==> inputs of wip/lagoon <==
// top
module top(
    input logic clock, reset,
    input logic [9:0] inp,
    output logic [9:0] out
);
export LEC_CHECK = 0
export ABC_AREA = 1
export CAP_MARGIN = 20
export CORE_ASPECT_RATIO = 0.5
export CORE_MARGIN = 7
export CORE_UTILIZATION = 70
export CTS_CLUSTER_DIAMETER = 204
export CTS_CLUSTER_SIZE = 100
export PLACE_DENSITY = 0.66
export SETUP_SLACK_MARGIN = -0.12
export SLEW_MARGIN = 20
export TNS_END_PERCENT = 10
create_clock -name core_clock -period 8.0 [get_ports {clock}]
run.sh (not shown) runs the stock make flow with config.mk's settings and CLKGATE_MAP_FILE=.
==> wip/quartz (differences from wip/lagoon) <==
Settings changed: ABC_AREA 1 to unset, CORE_ASPECT_RATIO 0.5 to unset, CORE_MARGIN 7 to 2, CORE_UTILIZATION 70 to 72, CTS_CLUSTER_DIAMETER 204 to 28, CTS_CLUSTER_SIZE 100 to 50, PLACE_DENSITY 0.66 to 0.35, SETUP_SLACK_MARGIN -0.12 to unset, TNS_END_PERCENT 10 to unset.
==> flow/constraint.sdc (replaced) <==
create_clock -name core_clock -period 7.84 [get_ports {clock}]
set_input_delay 1.5680 -clock core_clock [delete_from_list [all_inputs] [get_ports {clock}]]
set_output_delay 1.5680 -clock core_clock [all_outputs]
set_load 0.01 [all_outputs]
==> comparison table <==
| metric | wip/quartz | wip/lagoon |
|---|---|---|
| Capturing point of the worst reg2reg path | out1.data_out[7] | out1.data_out[6] |
| Non-clk invs | 183 | 433 |
| CLK BUF | 5 | 7 |
| Syn nets | 2558 | 2855 |
| Transition time of the tightest slew-check pin | 1210 ps | 951 ps |
| Share of the final layout cell area in sequential cells | 6.06% | 7.07% |
| Number of distinct library cells after synthesis | 106 | 70 |
| Critical path depth | 33 | 52 |
| Post-layout period usage | 106% | 109% |
| Total Routing Usage GR | 53.7% | 37.9% |
| Core area | 0.0226 mm^2 | 0.0218 mm^2 |
| Result of the run | failed layout checks | failed layout checks |
| Violated checks | negative setup slack | negative setup slack |
| Number of cell instances after yosys synthesis | 2303 | 2600 |
| Maximum fanout along the worst path | 6 | 8 |

==> run a: inputs <==
top again, from the RTL that the note above started with.
==> flow/design.v (excerpt) <==
module top(
    input logic clock, reset,
    input logic [9:0] inp,
    output logic [9:0] out
);
    logic [15:0] a, b, y;
    logic [3:0] sel;
    logic signal;
    input_16 in1(.clock, .reset, .data_in(inp), .num1(a), .num2(b), .op(sel), .start(signal));
    fpu_16 calc(.a, .b_ori(b), .sel, .y);
    output_16 out1(.clock, .reset, .ans(y), .done_calc(signal), .data_out(out));
endmodule
Settings: LEC_CHECK=0, ABC_AREA=0, CAP_MARGIN=25, CELL_PAD_IN_SITES_DETAIL_PLACEMENT=0, CELL_PAD_IN_SITES_GLOBAL_PLACEMENT=0, CORE_MARGIN=2, CORE_UTILIZATION=68, CTS_CLUSTER_DIAMETER=251, CTS_CLUSTER_SIZE=75, GPL_ROUTABILITY_DRIVEN=0, GPL_TIMING_DRIVEN=1, HOLD_SLACK_MARGIN=0.07, MIN_ROUTING_LAYER=met1, PLACE_DENSITY_LB_ADDON=0.04, SLEW_MARGIN=10, TNS_END_PERCENT=55; clock period 7.83 ns.
==> run b (differences from run a) <==
==> flow/config.mk (replaced) <==
export PLATFORM = sky130hd
export DESIGN_NAME = top
export DESIGN_NICKNAME = top
export VERILOG_FILES = /design/flow/design.v
export SDC_FILE = /design/flow/constraint.sdc
export NUM_CORES = 4
export LEC_CHECK = 0
export ABC_AREA = 1
export CAP_MARGIN = 15
export CELL_PAD_IN_SITES_DETAIL_PLACEMENT = 1
export CELL_PAD_IN_SITES_GLOBAL_PLACEMENT = 0
export CORE_MARGIN = 8
export CORE_UTILIZATION = 66
export CTS_CLUSTER_DIAMETER = 359
export GPL_ROUTABILITY_DRIVEN = 1
export GPL_TIMING_DRIVEN = 0
export MAX_ROUTING_LAYER = met5
export MIN_ROUTING_LAYER = met1
export PLACE_DENSITY = 0.6
export SETUP_SLACK_MARGIN = 1.65
export SLEW_MARGIN = 10
export TNS_END_PERCENT = 25
==> flow/constraint.sdc (replaced) <==
create_clock -name core_clock -period 5.99 [get_ports {clock}]
set_input_delay 1.1980 -clock core_clock [delete_from_list [all_inputs] [get_ports {clock}]]
set_output_delay 1.1980 -clock core_clock [all_outputs]
set_load 0.01 [all_outputs]
==> run c (differences from run a) <==
==> flow/config.mk (replaced) <==
export PLATFORM = sky130hd
export DESIGN_NAME = top
export DESIGN_NICKNAME = top
export VERILOG_FILES = /design/flow/design.v
export SDC_FILE = /design/flow/constraint.sdc
export NUM_CORES = 4
export LEC_CHECK = 0
export CAP_MARGIN = 20
export CORE_MARGIN = 2
export CORE_UTILIZATION = 57
export SETUP_SLACK_MARGIN = 1.79
export SLEW_MARGIN = 20
==> flow/constraint.sdc (replaced) <==
create_clock -name core_clock -period 6.45 [get_ports {clock}]
set_input_delay 1.2900 -clock core_clock [delete_from_list [all_inputs] [get_ports {clock}]]
set_output_delay 1.2900 -clock core_clock [all_outputs]
set_load 0.01 [all_outputs]
==> results <==
item                                                                            run a                      run b                    run c
Fraction of area in clock buffers and inverters                              0.007637                          -                 0.007644
Final-layout setup total negative slack                                     -788.8 ps                          -               -11,010 ps
Non-clock buffering overhead in the final layout                               0.1144                          -                   0.2338
Residual antenna-violating net count after detailed routing                         0                          -                        0
Final worst clock skew                                                       9.084 ps                          -                 8.274 ps
Maximum operating frequency                                                 124.7 MHz                          -                126.5 MHz
Combinational Area                                                      0.01494 sq mm                          -            0.01523 sq mm
Residual DRC                                                                        0                          -                        0
Run status                                                            failed layout checks  aborted with a tool error          failed layout checks
Last stage reached                                                                  -               3_5_place_dp                        -
Violated checks                                                          setup timing                          -             setup timing
Synthesized-area fraction occupied by xor and xnor cells                      0.03640                    0.03519                  0.03640
Y dimension of the die                                                       159.8 um                   170.0 um                 174.1 um
Worst setup path startpoint                                  in1.num2[13]$_DFFE_PP0P_                          -  in1.num2[3]$_DFFE_PP0P_
Core Region                                                             0.02403 sq mm              0.02340 sq mm            0.02863 sq mm
Top Layer Used                                                                   met4                          -                     met4
Maxcap violations                                                                   0                          -                        0
Register cell area after layout                                        0.001214 sq mm                          -           0.001214 sq mm
Crit-path max cell delay                                                       590 ps                          -                   540 ps
Vias                                                                           20.40k                          -                   22.50k
Simple-gate share of the synthesized area                                      0.2639                     0.3530                   0.2639
Starting DRC count in detailed routing                                          4,096                          -                    3,160
Non-Filler Instances                                                            2,784                          -                    3,249
